==> inputs of run a <==
==> flow/design.v <==
`timescale 1ns / 1ps
module mac #(
	  parameter N = 16
    )(
    input clk,rst,ce,
    input [N-1:0] a,
    input [N-1:0] b,
    input [N-1:0] c,
    output reg [N-1:0] p
    );
always@(posedge clk)
 begin
    if(rst)
    begin
        p<=0;
    end
    else if(ce)
    begin
        p <= (a*b+c);
    end
 end
endmodule
module variable_shift_reg #(parameter width = 8, parameter size = 3) (
input clk,
input ce,
input rst,
input [width-1:0] data_in,
output [width-1:0] data_out
);
reg [width-1:0] sr [size-1:0];
generate
genvar i;
for(i = 0;i < size;i = i + 1)
begin
    always@(posedge clk)
    begin
        if(rst)
        begin
            sr[i] <= 'd0;
        end
        else
        begin
            if(ce)
            begin
                if(i == 'd0)
                begin
                    sr[i] <= data_in;
                end
                else
                begin
                    sr[i] <= sr[i-1];
                end
            end
        end
    end
end
endgenerate
assign data_out = sr[size-1];
endmodule
module convolver #(
parameter n = 9'h010,
parameter k = 9'h003,
parameter s = 1,
parameter N = 16
)(
input clk,
input ce,
input global_rst,
input [N-1:0] activation,
input [(k*k)*16-1:0] weight1,
output[N-1:0] conv_op,
output valid_conv,
output end_conv
);
reg [31:0] count,count2,count3,row_count;
reg en1,en2,en3;
wire [15:0] tmp [k*k+1:0];
wire [15:0] weight [0:k*k-1];
generate
	genvar l;
	for(l=0;l<k*k;l=l+1)
	begin
      assign weight [l][N-1:0] = weight1[N*l +: N];
	end
endgenerate
assign tmp[0] = 32'h0000000;
generate
genvar i;
  for(i = 0;i<k*k;i=i+1)
  begin: MAC
    if((i+1)%k ==0)
    begin
      if(i==k*k-1)
      begin
      mac #(.N(N)) mac(
        .clk(clk),
        .ce(ce),
        .rst(global_rst),
        .a(activation),
        .b(weight[i]),
        .c(tmp[i]),
        .p(conv_op)
        );
      end
      else
      begin
      wire [N-1:0] tmp2;
      mac #(.N(N)) mac(
        .clk(clk),
        .ce(ce),
        .rst(global_rst),
        .a(activation),
        .b(weight[i]),
        .c(tmp[i]),
        .p(tmp2)
        );
      variable_shift_reg #(.width(N),.size(n-k)) SR (
          .clk(clk),
          .ce(ce),
          .rst(global_rst),
          .data_in(tmp2),
          .data_out(tmp[i+1])
          );
      end
    end
    else
    begin
   mac #(.N(N)) mac2(
      .clk(clk),
      .ce(ce),
      .rst(global_rst),
      .a(activation),
      .b(weight[i]),
      .c(tmp[i]),
      .p(tmp[i+1])
      );
    end
  end
endgenerate
always@(posedge clk)
begin
  if(global_rst)
  begin
    count <=0;
    count2<=0;
    count3<=0;
    row_count <= 0;
    en1<=0;
    en2<=1;
    en3<=0;
  end
  else if(ce)
  begin
    if(count == (k-1)*n+k-1)
    begin
      en1 <= 1'b1;
      count <= count+1'b1;
    end
    else
    begin
      count<= count+1'b1;
    end
  if(en1 && en2)
  begin
    if(count2 == n-k)
    begin
      count2 <= 0;
      en2 <= 0 ;
      row_count <= row_count + 1'b1;
    end
    else
    begin
      count2 <= count2 + 1'b1;
    end
  end
  if(~en2)
  begin
  if(count3 == k-2)
  begin
    count3<=0;
    en2 <= 1'b1;
  end
  else
    count3 <= count3 + 1'b1;
  end
  if((((count2 + 1) % s == 0) && (row_count % s == 0))||(count3 == k-2)&&(row_count % s == 0)||(count == (k-1)*n+k-1))
  begin
    en3 <= 1;
  end
  else
    en3 <= 0;
  end
end
	assign end_conv = (count>= n*n+2) ? 1'b1 : 1'b0;
	assign valid_conv = (en1&&en2&&en3);
endmodule
==> flow/run.sh <==
#!/bin/bash
# the make line also repeats each setting of config.mk as NAME=value (left out here)
make -C /OpenROAD-flow-scripts/flow DESIGN_CONFIG=/design/flow/config.mk WORK_HOME=/design/flow/orfs CLKGATE_MAP_FILE= finish
==> flow/config.mk <==
export PLATFORM = sky130hd
export DESIGN_NAME = convolver
export DESIGN_NICKNAME = convolver
export VERILOG_FILES = /design/flow/design.v
export SDC_FILE = /design/flow/constraint.sdc
export NUM_CORES = 4
export LEC_CHECK = 0
export ABC_AREA = 0
export CAP_MARGIN = 20
export CELL_PAD_IN_SITES_DETAIL_PLACEMENT = 2
export CELL_PAD_IN_SITES_GLOBAL_PLACEMENT = 2
export CORE_MARGIN = 4
export CORE_UTILIZATION = 18
export CTS_CLUSTER_SIZE = 90
export SETUP_SLACK_MARGIN = -0.41
export SLEW_MARGIN = 25
export TNS_END_PERCENT = 35
==> flow/constraint.sdc <==
create_clock -name core_clock -period 5.71 [get_ports {clk}]
set_input_delay 1.1420 -clock core_clock [delete_from_list [all_inputs] [get_ports {clk}]]
set_output_delay 1.1420 -clock core_clock [all_outputs]
set_load 0.01 [all_outputs]
==> run b (differences from run a) <==
==> flow/config.mk (replaced) <==
export PLATFORM = sky130hd
export DESIGN_NAME = convolver
export DESIGN_NICKNAME = convolver
export VERILOG_FILES = /design/flow/design.v
export SDC_FILE = /design/flow/constraint.sdc
export NUM_CORES = 4
export LEC_CHECK = 0
export CAP_MARGIN = 15
export CORE_MARGIN = 2
export CORE_UTILIZATION = 72
export CTS_CLUSTER_SIZE = 37
export HOLD_SLACK_MARGIN = -0.1
export SLEW_MARGIN = 20
==> flow/constraint.sdc (replaced) <==
create_clock -name core_clock -period 6.36 [get_ports {clk}]
set_input_delay 1.2720 -clock core_clock [delete_from_list [all_inputs] [get_ports {clk}]]
set_output_delay 1.2720 -clock core_clock [all_outputs]
set_load 0.01 [all_outputs]
==> results_dict.tcl <==
# implementation run metrics
set metrics [dict create \
    status "finished clean" \
    tightest_slew_ns 1.148 \
    startpoint "activation[7]" \
    globalplace.congestion 0.9350 \
    final_util 0.8289 \
    rr_endpoint "MAC[4].genblk1.mac2.p[13]$_SDFFE_PP0P_" \
    internal_power_mw 20.01 \
    dp_slack_ns -0.5447 \
    fin_skew_ns 0.02932 \
    n_tap_cell 1155 \
    topRoutingLayerUsed "met5" \
]
That was run b.
==> results_dict.tcl <==
# implementation run metrics
set metrics [dict create \
    n_tap_cell 4599 \
    fin_skew_ns 0.03959 \
    setup_viol 42 \
    globalplace.congestion 0.8135 \
    tightest_slew_ns 1.123 \
    setup_slack_ns -0.3568 \
    so.violations "setup timing" \
    final_util 0.2245 \
    rr_endpoint "MAC[2].genblk1.genblk1.mac.p[12]$_SDFFE_PP0P_" \
    internal_power_mw 23.73 \
    status "finished with violations" \
]
That was run a.

---

==> inputs of build 54 <==
Starts from the design.v that is shown in full above.
clock: 8.45 ns
lec_check: 0
cap_margin: 35
cell_pad_in_sites_detail_placement: 2
core_margin: 9
core_utilization: 40
cts_cluster_diameter: 268
gpl_routability_driven: 0
max_routing_layer: met4
place_density: 0.61
setup_slack_margin: 1.9
slew_margin: 30
tns_end_percent: 25
run.sh (not shown) runs the stock make flow with config.mk's settings and CLKGATE_MAP_FILE=.
==> inputs of trial 48, as changes to build 54 <==
Settings changed: CAP_MARGIN 35 to 20, CELL_PAD_IN_SITES_DETAIL_PLACEMENT 2 to default, CORE_MARGIN 9 to 2, CORE_UTILIZATION 40 to 70, CTS_CLUSTER_DIAMETER 268 to default, CTS_CLUSTER_SIZE from default to 37, GPL_ROUTABILITY_DRIVEN 0 to default, MAX_ROUTING_LAYER met4 to default, PLACE_DENSITY 0.61 to default, PLACE_DENSITY_LB_ADDON from default to 0.0, SETUP_SLACK_MARGIN 1.9 to 1.57, SLEW_MARGIN 30 to 20, TNS_END_PERCENT 25 to 10.
==> flow/constraint.sdc (replaced) <==
create_clock -name core_clock -period 5.45 [get_ports {clk}]
set_input_delay 1.0900 -clock core_clock [delete_from_list [all_inputs] [get_ports {clk}]]
set_output_delay 1.0900 -clock core_clock [all_outputs]
set_load 0.01 [all_outputs]
==> results <==
- In area after synthesis, trial 48 and build 54 do not differ.
- Die size: build 54 is larger than trial 48 (about 90%).
- Trial 48 finished but failed the layout checks on setup timing. Build 54 died in global routing (5_1_grt) with ODB-0269.
- In synthesized cell count, trial 48 and build 54 do not differ.
==> figures <==
| quantity | build 54 | trial 48 |
|---|---|---|
| Area fraction in xor and xnor cells | 0.0617 | 0.0617 |
| CORE AREA | 157,000 µm² | 89,700 µm² |
| Number of setup buffers added after CTS | 47 | 42 |
| CTS resizes | 339 | 581 |
| Number of rows in the core area | 145 | 110 |
| Worst slack at placement | 0.229 ns | -1.25 ns |
| Syn_nets | 8,563 | 8,563 |
| Summed instance area of the synthesized netlist | 63,200 µm² | 63,200 µm² |
| Post-synthesis mux area share | 0.0843 | 0.0843 |
| Count of mapped cells out of synthesis | 7,097 | 7,097 |
| Total cell area at the placement stage | 67,200 µm² | 70,300 µm² |
| Fraction of synthesized cell area taken by the top area cell type | 0.264 | 0.264 |
| Die extent in x | 415 µm | 304 µm |
| CTS Buf Count | 77 | 71 |
| Tally of yosys warning messages | 4 | 4 |
| Clock H-tree levels | 3 | 3 |
| Floorplan utilization | 0.404 | 0.704 |
| DIE HEIGHT | 415 µm | 304 µm |
| Chip area | 173,000 µm² | 92,700 µm² |
| Final HPWL DP | 210,000 µm | 121,000 µm |
| Placed cell count | 9,054 | 8,702 |
| Run status | aborted with a tool error | finished with violations |
| Failing step | global routing (5_1_grt) | - |
| Reasons for failing layout checks | - | setup timing |
| Mean Syn Cell Area | 8.90 µm² | 8.90 µm² |

---

==> run G: inputs <==
// convolver: RTL as listed in full above, without the edits since
Settings: LEC_CHECK=0, ABC_AREA=1, CAP_MARGIN=10, CELL_PAD_IN_SITES_GLOBAL_PLACEMENT=3, CORE_ASPECT_RATIO=1.2, CORE_MARGIN=2, CORE_UTILIZATION=39, CTS_CLUSTER_SIZE=33, GPL_TIMING_DRIVEN=0, MAX_ROUTING_LAYER=met4, SLEW_MARGIN=40, TNS_END_PERCENT=30; clock period 8.0 ns.
==> run B (differences from run G) <==
ABC_AREA = unset   (was 1)
CAP_MARGIN = 35   (was 10)
CELL_PAD_IN_SITES_DETAIL_PLACEMENT = 2   (was unset)
CELL_PAD_IN_SITES_GLOBAL_PLACEMENT = unset   (was 3)
CORE_ASPECT_RATIO = unset   (was 1.2)
CORE_MARGIN = 4   (was 2)
CORE_UTILIZATION = 40   (was 39)
CTS_CLUSTER_DIAMETER = 268   (was unset)
CTS_CLUSTER_SIZE = unset   (was 33)
GPL_ROUTABILITY_DRIVEN = 0   (was unset)
GPL_TIMING_DRIVEN = unset   (was 0)
PLACE_DENSITY = 0.61   (was unset)
SETUP_SLACK_MARGIN = 1.48   (was unset)
SLEW_MARGIN = 20   (was 40)
TNS_END_PERCENT = 15   (was 30)
==> flow/constraint.sdc (replaced) <==
create_clock -name core_clock -period 8.5 [get_ports {clk}]
set_input_delay 1.7000 -clock core_clock [delete_from_list [all_inputs] [get_ports {clk}]]
set_output_delay 1.7000 -clock core_clock [all_outputs]
set_load 0.01 [all_outputs]
==> run R (differences from run G) <==
ABC_AREA = 0   (was 1)
CAP_MARGIN = 40   (was 10)
CELL_PAD_IN_SITES_DETAIL_PLACEMENT = 0   (was unset)
CELL_PAD_IN_SITES_GLOBAL_PLACEMENT = unset   (was 3)
CORE_ASPECT_RATIO = unset   (was 1.2)
CORE_UTILIZATION = 72   (was 39)
CTS_CLUSTER_DIAMETER = 369   (was unset)
CTS_CLUSTER_SIZE = 20   (was 33)
GPL_ROUTABILITY_DRIVEN = 1   (was unset)
GPL_TIMING_DRIVEN = unset   (was 0)
SETUP_SLACK_MARGIN = -0.11   (was unset)
SLEW_MARGIN = 20   (was 40)
TNS_END_PERCENT = unset   (was 30)
==> flow/constraint.sdc (replaced) <==
create_clock -name core_clock -period 4.95 [get_ports {clk}]
set_input_delay 0.9900 -clock core_clock [delete_from_list [all_inputs] [get_ports {clk}]]
set_output_delay 0.9900 -clock core_clock [all_outputs]
set_load 0.01 [all_outputs]
==> comparison table <==
| metric | run R | run B | run G |
|---|---|---|---|
| Outcome | failed layout checks | stopped before the end | finished clean |
| Failing step | - | 5_1_grt | - |
| Violated checks | negative setup slack | - | - |
| Hold Path Class | reg -> reg | - | reg -> reg |
| Slowest stage cell, crit path | fa_1 | - | buf_2 |
| Setup bufs post-CTS | 82 | 30 | 0 |
| Biggest fanout along the worst timing path | 6 | - | 10 |
| Slew Limit Fails | 0 | - | 0 |
| P_seq | 5980 uW | - | 3860 uW |
| Remaining routing DRC violations | 0 | - | 0 |
| Number of cells on the worst reg-to-reg path | 18 | - | 21 |
| Mux share | 8.43% | 8.43% | 0% |
| Area inside the core boundary | 86900 um2 | 157000 um2 | 171000 um2 |
| Worst-skew pair later-pin latency | 650 ps | - | 730 ps |
| Placed standard-cell area | 71400 um2 | 67200 um2 | 72600 um2 |
| Standby leakage power | 0.0370 uW | - | 0.0404 uW |
| Switching Share | 44.4% | - | 52.6% |
| Clock network fraction of design power | 6.7% | - | 12.8% |
| Worst slack on hold paths | 480 ps | - | 436 ps |
| Inst Count DP | 8724 | 9098 | 11800 |
| Simple-gate share of the synthesized area | 15.8% | 15.8% | 21.2% |
| Multi-input gate area in the final layout | 45400 um2 | - | 43600 um2 |
| Kind of start point of the critical path | input port | - | input port |
| Crit path setup slack, layout | -876 ps | - | 112 ps |
| Ao+oa area frac | 2.67% | 2.67% | 7.34% |
| Number of input and output port buffers inserted | 180 | 180 | 134 |
| Number of multi-input combinational cells | 4718 | - | 5958 |

---

==> build 17: inputs <==
RTL: the design.v shown in full above, as it stands there.
clock: 4.01 ns
lec_check: 0
cap_margin: 20
core_margin: 2
core_utilization: 62
cts_cluster_diameter: 136
place_density_lb_addon: 0.29
setup_slack_margin: 0.17
slew_margin: 15
tns_end_percent: 85
==> inputs of trial 29, as changes to build 17 <==
Settings changed: ABC_AREA from default to 1, CORE_UTILIZATION 62 to 70, CTS_CLUSTER_DIAMETER 136 to default, CTS_CLUSTER_SIZE from default to 32, PLACE_DENSITY_LB_ADDON 0.29 to default, SETUP_SLACK_MARGIN 0.17 to 0.67, SLEW_MARGIN 15 to 20, TNS_END_PERCENT 85 to default.
==> flow/constraint.sdc (replaced) <==
create_clock -name core_clock -period 3.64 [get_ports {clk}]
set_input_delay 0.7280 -clock core_clock [delete_from_list [all_inputs] [get_ports {clk}]]
set_output_delay 0.7280 -clock core_clock [all_outputs]
set_load 0.01 [all_outputs]
==> inputs of trial 70, as changes to build 17 <==
Settings changed: ABC_AREA from default to 0, CELL_PAD_IN_SITES_DETAIL_PLACEMENT from default to 1, CELL_PAD_IN_SITES_GLOBAL_PLACEMENT from default to 2, CORE_ASPECT_RATIO from default to 1.33, CORE_MARGIN 2 to 6, CORE_UTILIZATION 62 to 28, GPL_ROUTABILITY_DRIVEN from default to 0, MAX_ROUTING_LAYER from default to met4, PLACE_DENSITY_LB_ADDON 0.29 to 0.22, SETUP_SLACK_MARGIN 0.17 to default, SLEW_MARGIN 15 to 20, TNS_END_PERCENT 85 to 35.
==> flow/constraint.sdc (replaced) <==
create_clock -name core_clock -period 3.99 [get_ports {clk}]
set_input_delay 0.7980 -clock core_clock [delete_from_list [all_inputs] [get_ports {clk}]]
set_output_delay 0.7980 -clock core_clock [all_outputs]
set_load 0.01 [all_outputs]
==> inputs of build 56, as changes to build 17 <==
Settings changed: CORE_UTILIZATION 62 to 70, CTS_CLUSTER_DIAMETER 136 to default, CTS_CLUSTER_SIZE from default to 37, PLACE_DENSITY_LB_ADDON 0.29 to default, SETUP_SLACK_MARGIN 0.17 to default, SLEW_MARGIN 15 to 20, TNS_END_PERCENT 85 to default.
==> flow/constraint.sdc (replaced) <==
create_clock -name core_clock -period 6.36 [get_ports {clk}]
set_input_delay 1.2720 -clock core_clock [delete_from_list [all_inputs] [get_ports {clk}]]
set_output_delay 1.2720 -clock core_clock [all_outputs]
set_load 0.01 [all_outputs]
==> comparison table <==
Number of DRC markers after the initial detailed-route iteration: trial 70 1,436; trial 29 -; build 17 3,330; build 56 3,126
Area occupied by multi-input gates: trial 70 45,600 µm²; trial 29 -; build 17 46,100 µm²; build 56 43,700 µm²
Final count of negative-setup-slack endpoints: trial 70 91; trial 29 -; build 17 93; build 56 0
Dominant kind of cell: trial 70 logic gates; trial 29 -; build 17 logic gates; build 56 logic gates
Antenna cell count: trial 70 12; trial 29 -; build 17 10; build 56 5
Slack of the worst reg-to-reg path: trial 70 -300 ps; trial 29 -; build 17 -280 ps; build 56 1980 ps
Post-place setup slack: trial 70 -2530 ps; trial 29 -2490 ps; build 17 -2360 ps; build 56 -622 ps
Hold slack final: trial 70 460 ps; trial 29 -; build 17 464 ps; build 56 473 ps
Utilization after layout: trial 70 36.2%; trial 29 -; build 17 76.9%; build 56 80.3%
Inverter count of the layout excluding clock inverters: trial 70 1,370; trial 29 -; build 17 1,370; build 56 1,370
MUX share of area: trial 70 8.43%; trial 29 0%; build 17 8.43%; build 56 8.43%
Flip-flop and latch area: trial 70 13,200 µm²; trial 29 -; build 17 13,200 µm²; build 56 13,200 µm²
Status: trial 70 finished with violations; trial 29 stopped before the end; build 17 finished with violations; build 56 complete, no violations
Failing step: trial 70 -; trial 29 global routing; build 17 -; build 56 -
Reasons for failing layout checks: trial 70 setup timing; trial 29 -; build 17 setup timing; build 56 -
Via count of the routed design: trial 70 48,128; trial 29 -; build 17 49,663; build 56 46,958
Setup Total Neg Slack: trial 70 -83,760 ps; trial 29 -; build 17 -86,530 ps; build 56 0 ps
No activity file was given, so power comes from the tool's default toggle rates.
